willow:
## CPU_6507
module CPU_6507(
	output [12:0] addr_bus,
	output reg [7:0] d_out,
	input [7:0] d_in,
	output reg wenb,
	input clk,
	input rstb,
	input rdy
);
reg [7:0] A;
reg [7:0] X;
reg [7:0] Y;
reg carry;
reg intr_disable;
reg overflow;
reg decimal;
reg [7:0] stack_ptr;
reg negative;
reg zero;
reg [15:0] PC;
reg [15:0] full_addr;
assign addr_bus = full_addr[12:0];
reg [7:0] addr_in_buff;
reg [7:0] I;
reg is_reset;
reg [3:0] phase;
wire [7:0] instr = phase == 1 ? d_in : I;
wire isNOP = instr == 8'hEA;
wire isLoadOrStore = instr[7:6] == 2'b10 && !isNOP && !(
		instr == 8'h90 ||
		instr == 8'hB0 ||
		instr[3:0] == 4'h8 ||
		instr[3:0] == 4'hA
	);
wire isLoad = isLoadOrStore && instr[5];
wire isStore = isLoadOrStore && !instr[5];
wire isJSR = instr == 8'h20;
wire isRTS = instr == 8'h60;
wire isRTI = instr == 8'h40;
wire isTransfer = instr == 8'h98 || instr == 8'hA8 || (instr[3:0] == 4'hA && instr[7:6] == 2'b10);
wire isBranch = instr[4:0] == 5'h10;
wire isJump = instr == 8'h4C || instr == 8'h6C;
wire isStack = ~instr[7] && instr[4:0] == 5'h08;
wire pull = instr[5];
wire isSpecial = (~instr[7] && instr[4:0] == 5'h18) || instr == 8'hB8 || instr == 8'hD8 || instr == 8'hF8;
wire isArith = !isLoadOrStore && !isNOP && !isTransfer && !isBranch && !isJump && !isTransfer && !isStack && !isSpecial;
wire isBreak = instr == 8'h00;
wire isImplied = instr[3:0] == 4'hA || instr[3:0] == 4'h8;
wire isImmediate = instr[4:0] == 5'h09 || instr[3:0] == 4'h02 || (instr[7] && ~instr[4] && instr[3:0] == 0); 
wire isIndexed = instr[4];
  ...
For scale: ~33 I/O pins.
==> flow/config.mk <==
export PLATFORM = sky130hd
export DESIGN_NAME = CPU_6507
export DESIGN_NICKNAME = CPU_6507
export VERILOG_FILES = /design/flow/design.v
export SDC_FILE = /design/flow/constraint.sdc
export NUM_CORES = 4
export LEC_CHECK = 0
export CAP_MARGIN = 20
export CORE_MARGIN = 2
export CORE_UTILIZATION = 71
export PLACE_DENSITY_LB_ADDON = 0.0
export SETUP_SLACK_MARGIN = 1.95
export SLEW_MARGIN = 20
export TNS_END_PERCENT = 5
==> flow/constraint.sdc <==
create_clock -name core_clock -period 6.74 [get_ports {clk}]
set_input_delay 1.3480 -clock core_clock [delete_from_list [all_inputs] [get_ports {clk}]]
set_output_delay 1.3480 -clock core_clock [all_outputs]
set_load 0.01 [all_outputs]
run.sh (not shown) runs the stock make flow with config.mk's settings and CLKGATE_MAP_FILE=.
For willow, the flow was terminated by a tool error in global routing (5_1_grt) and produced no final design.
For fjord, these inputs were changed with respect to willow:
- putting ABC_AREA at 1 where nothing was set
- swapping 1.95 for 0.33 in SETUP_SLACK_MARGIN
- swapping 71 for 59 in CORE_UTILIZATION
- clearing PLACE_DENSITY_LB_ADDON, which used to be 0.0
- clearing TNS_END_PERCENT, which used to be 5
- swapping 6.74 for 4.55 in the clock period (ns, I/O delays scaled along)
Results
Compared with willow, in fjord synthesized cell count higher, summed standard-cell area reported by yosys lower.
fjord never completed; the flow aborted with a tool error in global routing (5_1_grt).
Against willow, fjord comes in 1.2 points lower on xor and xnor area share after synthesis.
What zinc does differently from fjord at the input level:
- CORE_UTILIZATION changed from 59 to 72
- SETUP_SLACK_MARGIN removed (was 0.33)
- CTS_CLUSTER_SIZE newly set to 99
- CTS_CLUSTER_DIAMETER newly set to 197
- the clock period (ns, I/O delays scaled along) changed from 4.55 to 2.6
## What came out
zinc did not make it past detailed placement (3_5_place_dp), where a tool error ended it. Relative to fjord, effective utilization at floorplan has increased by 13 points in zinc. Summary of zinc over fjord: count of flip-flops with a built-in enable after synthesis stayed essentially flat; number of flip-flops and latches in the synthesized netlist stayed essentially flat; chip area in the Yosys report stayed essentially flat; area inside the core boundary fell by 0.0041 mm^2. Number of distinct library cells after synthesis came out exactly the same in fjord and zinc. Going from fjord to zinc, y dimension of the die shrinks by about 9%. Number of core rows shrinks by a little under 10% when moving from fjord to zinc. Per the comparison of zinc with fjord, weighted congestion at the end of routability-driven global placement rose by about 6%; chip width fell about 9%; die size dropped about 18%.
Here is what was changed in the inputs of cedar compared with zinc.
- removing CTS_CLUSTER_SIZE (formerly 99)
- changing CORE_UTILIZATION from 72 to 68
- removing ABC_AREA (formerly 1)
- removing CTS_CLUSTER_DIAMETER (formerly 197)
- changing the clock period (ns, I/O delays scaled along) from 2.6 to 9.02
Notes after the runs:
- cedar against zinc: die outline height up 6.4 um, xor and xnor fraction of the mapped netlist area higher, number of cells in the yosys synthesis report shows a reduction of 262, area inside the core boundary rose by 8.7%.
- cedar was carried through to the last stage, and its layout satisfied the timing, design-rule and antenna checks.
- Comparing area fraction in and, or, nand and nor cells after synthesis for cedar and zinc, the smaller number came from cedar.
- Compared with zinc, in cedar chip area saw an increase, average cell area after synthesis saw an increase, mux share of post-synthesis cell area saw an increase, count of mapped cells out of synthesis saw a decrease.
- Delta (cedar minus zinc): distinct cell type count after synthesis grew by about 60%; share of the yosys chip area belonging to registers shrank by 0.47 points.
## Diff of input files: harbor against cedar
- the clock period (ns, I/O delays scaled along) changed from 9.02 to 14.3
--- outcome ---
- harbor and cedar ended up with roughly the same count of non-CTS inverters in the layout.
- Compared to cedar, harbor has placed wire-length estimate 5.0% lower.
- Cmp cedar and harbor / proportion of power drawn by combinational gates / lower: harbor
- Between cedar and harbor, layout-stage area growth over the synthesis result is higher for cedar, harbor comes in under that.
- [harbor] actual transition at the worst max-transition pin rose 0.18 ns relative to cedar
- Relative to cedar, share of the cycle needed by the critical path after routing has decreased by 25 points in harbor.
- Any difference in clock network fraction of total power between harbor and cedar is small enough to ignore.

* * *

Starting RTL as in the previous note.
## CPU_6507
module CPU_6507(
	output [12:0] addr_bus,
	output reg [7:0] d_out,
	input [7:0] d_in,
	output reg wenb,
	input clk,
	input rstb,
	input rdy
);
Settings: LEC_CHECK=0, CAP_MARGIN=20, CORE_MARGIN=2, CORE_UTILIZATION=40, SLEW_MARGIN=20; clock period 9.0 ns.
==> next run, changes <==
CORE_UTILIZATION = 64   (was 40)
SETUP_SLACK_MARGIN = 1.95   (was default)
clock period = 6.74 ns   (was 9.0 ns; I/O delays follow)
Result: Area after synthesis is unchanged; global-route usage is higher by 21 points; count of clock-buffer cells in the layout came out higher by 1; sequential share of layout area shrinks by 1.5 points.
==> next run, changes <==
CORE_UTILIZATION = 70   (was 64)
PLACE_DENSITY_LB_ADDON = 0.01   (was default)
TNS_END_PERCENT = 5   (was default)
With this change the flow failed in global routing (5_1_grt) with GRT-0232.
Die area is lower by 8.4%.
Synthesized cell count stays the same.
Area after synthesis does not change.
==> next run, changes <==
ABC_AREA = 1   (was default)
CORE_UTILIZATION = 59   (was 70)
CTS_CLUSTER_SIZE = 100   (was default)
PLACE_DENSITY_LB_ADDON = default   (was 0.01)
SETUP_SLACK_MARGIN = default   (was 1.95)
TNS_END_PERCENT = default   (was 5)
clock period = 6.73 ns   (was 6.74 ns; I/O delays follow)
What happened:
- This time the run passed the timing, design-rule and antenna checks
- synthesized area shrinks by a few percent
- synthesized cell count came out higher by roughly a tenth
- die size goes up by about a fifth

* * *

CPU_6507 again, from the RTL that the note above started with.
Settings: LEC_CHECK=0, CAP_MARGIN=20, CORE_MARGIN=2, CORE_UTILIZATION=40, PLACE_DENSITY_LB_ADDON=0.25, SLEW_MARGIN=20, TNS_END_PERCENT=80; clock period 9.0 ns.
Rerun with:
CORE_UTILIZATION = 32   (was 40)
PLACE_DENSITY_LB_ADDON = unset   (was 0.25)
TNS_END_PERCENT = unset   (was 80)
clock period = 8.2 ns   (was 9.0 ns; I/O delays follow)
What happened: Design area is higher slightly; die size rose by a quarter to a third; critical path depth stays the same; final cell count climbs by a few percent; synthesized cell count does not change; routed wire length came out lower slightly; first-iteration DRC count rose by a little under a tenth; worst hold slack improved by 0.0075 ns.

* * *

CPU_6507 again, from the RTL that the note above started with.
Settings: LEC_CHECK=0, ABC_AREA=0, CAP_MARGIN=20, CELL_PAD_IN_SITES_GLOBAL_PLACEMENT=3, CORE_MARGIN=2, CORE_UTILIZATION=23, CTS_CLUSTER_SIZE=29, MAX_ROUTING_LAYER=met4, PLACE_DENSITY_LB_ADDON=0.13, SETUP_SLACK_MARGIN=0.99, SLEW_MARGIN=25, TNS_END_PERCENT=65; clock period 7.79 ns.
The first run passed the timing, design-rule and antenna checks.
Then changed:
--- a/flow/config.mk
+++ b/flow/config.mk
@@ -8,11 +8,18 @@
 export ABC_AREA = 0
 export CAP_MARGIN = 20
+export CELL_PAD_IN_SITES_DETAIL_PLACEMENT = 2
 export CELL_PAD_IN_SITES_GLOBAL_PLACEMENT = 3
-export CORE_MARGIN = 2
+export CORE_ASPECT_RATIO = 1.61
+export CORE_MARGIN = 8
 export CORE_UTILIZATION = 23
+export CTS_CLUSTER_DIAMETER = 297
 export CTS_CLUSTER_SIZE = 29
+export GPL_ROUTABILITY_DRIVEN = 1
+export GPL_TIMING_DRIVEN = 0
+export HOLD_SLACK_MARGIN = 0.21
 export MAX_ROUTING_LAYER = met4
-export PLACE_DENSITY_LB_ADDON = 0.13
+export MIN_ROUTING_LAYER = met2
+export PLACE_DENSITY = 0.37
 export SETUP_SLACK_MARGIN = 0.99
-export SLEW_MARGIN = 25
-export TNS_END_PERCENT = 65
+export SLEW_MARGIN = 40
+export TNS_END_PERCENT = 10
Outcome: Maximum frequency falls by a little under a tenth; via count went up by well over a third; worst setup slack is worse by 500 ps; non-clock buffer count is higher by 113; final area increases by a little under a tenth; global-route usage went up by 26 points; synthesized cell count does not change.

* * *

Starting RTL as in the previous note.
Design CPU_6507, start of the top module:
module CPU_6507(
	output [12:0] addr_bus,
	output reg [7:0] d_out,
	input [7:0] d_in,
	output reg wenb,
	input clk,
	input rstb,
	input rdy
);
clock: 6.65 ns
lec_check: 0
abc_area: 0
cap_margin: 20
cell_pad_in_sites_global_placement: 0
core_margin: 2
core_utilization: 65
cts_cluster_size: 29
max_routing_layer: met4
setup_slack_margin: 0.99
slew_margin: 25
tns_end_percent: 65
==> next run, changes <==
--- a/flow/config.mk
+++ b/flow/config.mk
@@ -9,8 +9,10 @@
 export CAP_MARGIN = 20
-export CELL_PAD_IN_SITES_GLOBAL_PLACEMENT = 0
+export CELL_PAD_IN_SITES_GLOBAL_PLACEMENT = 3
 export CORE_MARGIN = 2
-export CORE_UTILIZATION = 65
-export CTS_CLUSTER_SIZE = 29
+export CORE_UTILIZATION = 43
+export CTS_CLUSTER_DIAMETER = 227
+export CTS_CLUSTER_SIZE = 98
 export MAX_ROUTING_LAYER = met4
-export SETUP_SLACK_MARGIN = 0.99
+export PLACE_DENSITY = 0.39
+export SETUP_SLACK_MARGIN = -0.34
 export SLEW_MARGIN = 25
==> flow/constraint.sdc (replaced) <==
create_clock -name core_clock -period 7.79 [get_ports {clk}]
set_input_delay 1.5580 -clock core_clock [delete_from_list [all_inputs] [get_ports {clk}]]
set_output_delay 1.5580 -clock core_clock [all_outputs]
set_load 0.01 [all_outputs]
Now the flow did not get past global placement without I/O; die area goes up by 50%; synthesized cell count does not change; synthesized area stays the same.
==> next run, changes <==
==> flow/config.mk (replaced) <==
export PLATFORM = sky130hd
export DESIGN_NAME = CPU_6507
export DESIGN_NICKNAME = CPU_6507
export VERILOG_FILES = /design/flow/design.v
export SDC_FILE = /design/flow/constraint.sdc
export NUM_CORES = 4
export LEC_CHECK = 0
export ABC_AREA = 0
export CAP_MARGIN = 20
export CELL_PAD_IN_SITES_DETAIL_PLACEMENT = 2
export CELL_PAD_IN_SITES_GLOBAL_PLACEMENT = 3
export CORE_MARGIN = 2
export CORE_UTILIZATION = 23
export CTS_CLUSTER_SIZE = 29
export GPL_ROUTABILITY_DRIVEN = 1
export GPL_TIMING_DRIVEN = 0
export MAX_ROUTING_LAYER = met4
export MIN_ROUTING_LAYER = met2
export PLACE_DENSITY = 0.37
export SETUP_SLACK_MARGIN = 0.99
export SLEW_MARGIN = 40
export TNS_END_PERCENT = 65
After rerunning:
- With this change the flow ran to the end with no violations
- area after synthesis does not change
- die area came out higher by well over a third
- synthesized cell count stays the same

* * *

CPU_6507 again, from the RTL that the note above started with.
// CPU_6507
module CPU_6507(
	output [12:0] addr_bus,
	output reg [7:0] d_out,
	input [7:0] d_in,
	output reg wenb,
	input clk,
	input rstb,
	input rdy
);
reg [7:0] A;
reg [7:0] X;
reg [7:0] Y;
reg carry;
reg intr_disable;
reg overflow;
reg decimal;
reg [7:0] stack_ptr;
reg negative;
reg zero;
reg [15:0] PC;
reg [15:0] full_addr;
assign addr_bus = full_addr[12:0];
reg [7:0] addr_in_buff;
reg [7:0] I;
reg is_reset;
reg [3:0] phase;
wire [7:0] instr = phase == 1 ? d_in : I;
wire isNOP = instr == 8'hEA;
wire isLoadOrStore = instr[7:6] == 2'b10 && !isNOP && !(
		instr == 8'h90 ||
		instr == 8'hB0 ||
		instr[3:0] == 4'h8 ||
		instr[3:0] == 4'hA
	);
wire isLoad = isLoadOrStore && instr[5];
wire isStore = isLoadOrStore && !instr[5];
wire isJSR = instr == 8'h20;
wire isRTS = instr == 8'h60;
wire isRTI = instr == 8'h40;
wire isTransfer = instr == 8'h98 || instr == 8'hA8 || (instr[3:0] == 4'hA && instr[7:6] == 2'b10);
wire isBranch = instr[4:0] == 5'h10;
wire isJump = instr == 8'h4C || instr == 8'h6C;
wire isStack = ~instr[7] && instr[4:0] == 5'h08;
wire pull = instr[5];
wire isSpecial = (~instr[7] && instr[4:0] == 5'h18) || instr == 8'hB8 || instr == 8'hD8 || instr == 8'hF8;
wire isArith = !isLoadOrStore && !isNOP && !isTransfer && !isBranch && !isJump && !isTransfer && !isStack && !isSpecial;
wire isBreak = instr == 8'h00;
wire isImplied = instr[3:0] == 4'hA || instr[3:0] == 4'h8;
wire isImmediate = instr[4:0] == 5'h09 || instr[3:0] == 4'h02 || (instr[7] && ~instr[4] && instr[3:0] == 0); 
wire isIndexed = instr[4];
wire indexedByY = instr[3:0] == 4'h1 || instr[3:0] == 4'h9 || instr == 8'h96 || instr == 8'hB6 || instr == 8'hBE;
  ...
clock: 2.6 ns
lec_check: 0
abc_area: 1
cap_margin: 20
core_aspect_ratio: 0.5
core_margin: 2
core_utilization: 72
cts_cluster_diameter: 396
cts_cluster_size: 99
setup_slack_margin: 0.61
slew_margin: 20
tns_end_percent: 5
The starting point died in 3_5_place_dp (DPL-0033).
Then changed:
Settings changed: ABC_AREA 1 to not set, CORE_ASPECT_RATIO 0.5 to not set, CORE_UTILIZATION 72 to 16, CTS_CLUSTER_DIAMETER 396 to not set, CTS_CLUSTER_SIZE 99 to not set, SETUP_SLACK_MARGIN 0.61 to not set, TNS_END_PERCENT 5 to not set.
Clock period 2.6 ns to 9.02 ns, I/O delays scaled along.
=> The new run produced a clean layout. Area after synthesis climbs by about 3.2%. Die size rises to 4.5 times its value. Synthesized cell count came out lower by about 11%.
Then changed:
Settings changed: CORE_UTILIZATION 16 to 40, SETUP_SLACK_MARGIN set to -0.78.
Clock period 9.02 ns to 8.2 ns, I/O delays scaled along.
Utilization came out higher by 25 points.
Via count increases by about 1.7%.
Die area fell by about 60%.
Register-to-register slack loses 780 ps.
Then changed:
Settings changed: ABC_AREA set to 1, CORE_UTILIZATION 40 to 72, CTS_CLUSTER_DIAMETER set to 95, SETUP_SLACK_MARGIN -0.78 to not set.
Clock period 8.2 ns to 4.45 ns, I/O delays scaled along.
What happened: With this change the flow failed in 5_1_grt; die size went down by 45%; synthesized cell count went up by 13%; synthesized area went down by 3.1%.
Power is estimated from default activity; no workload was simulated.
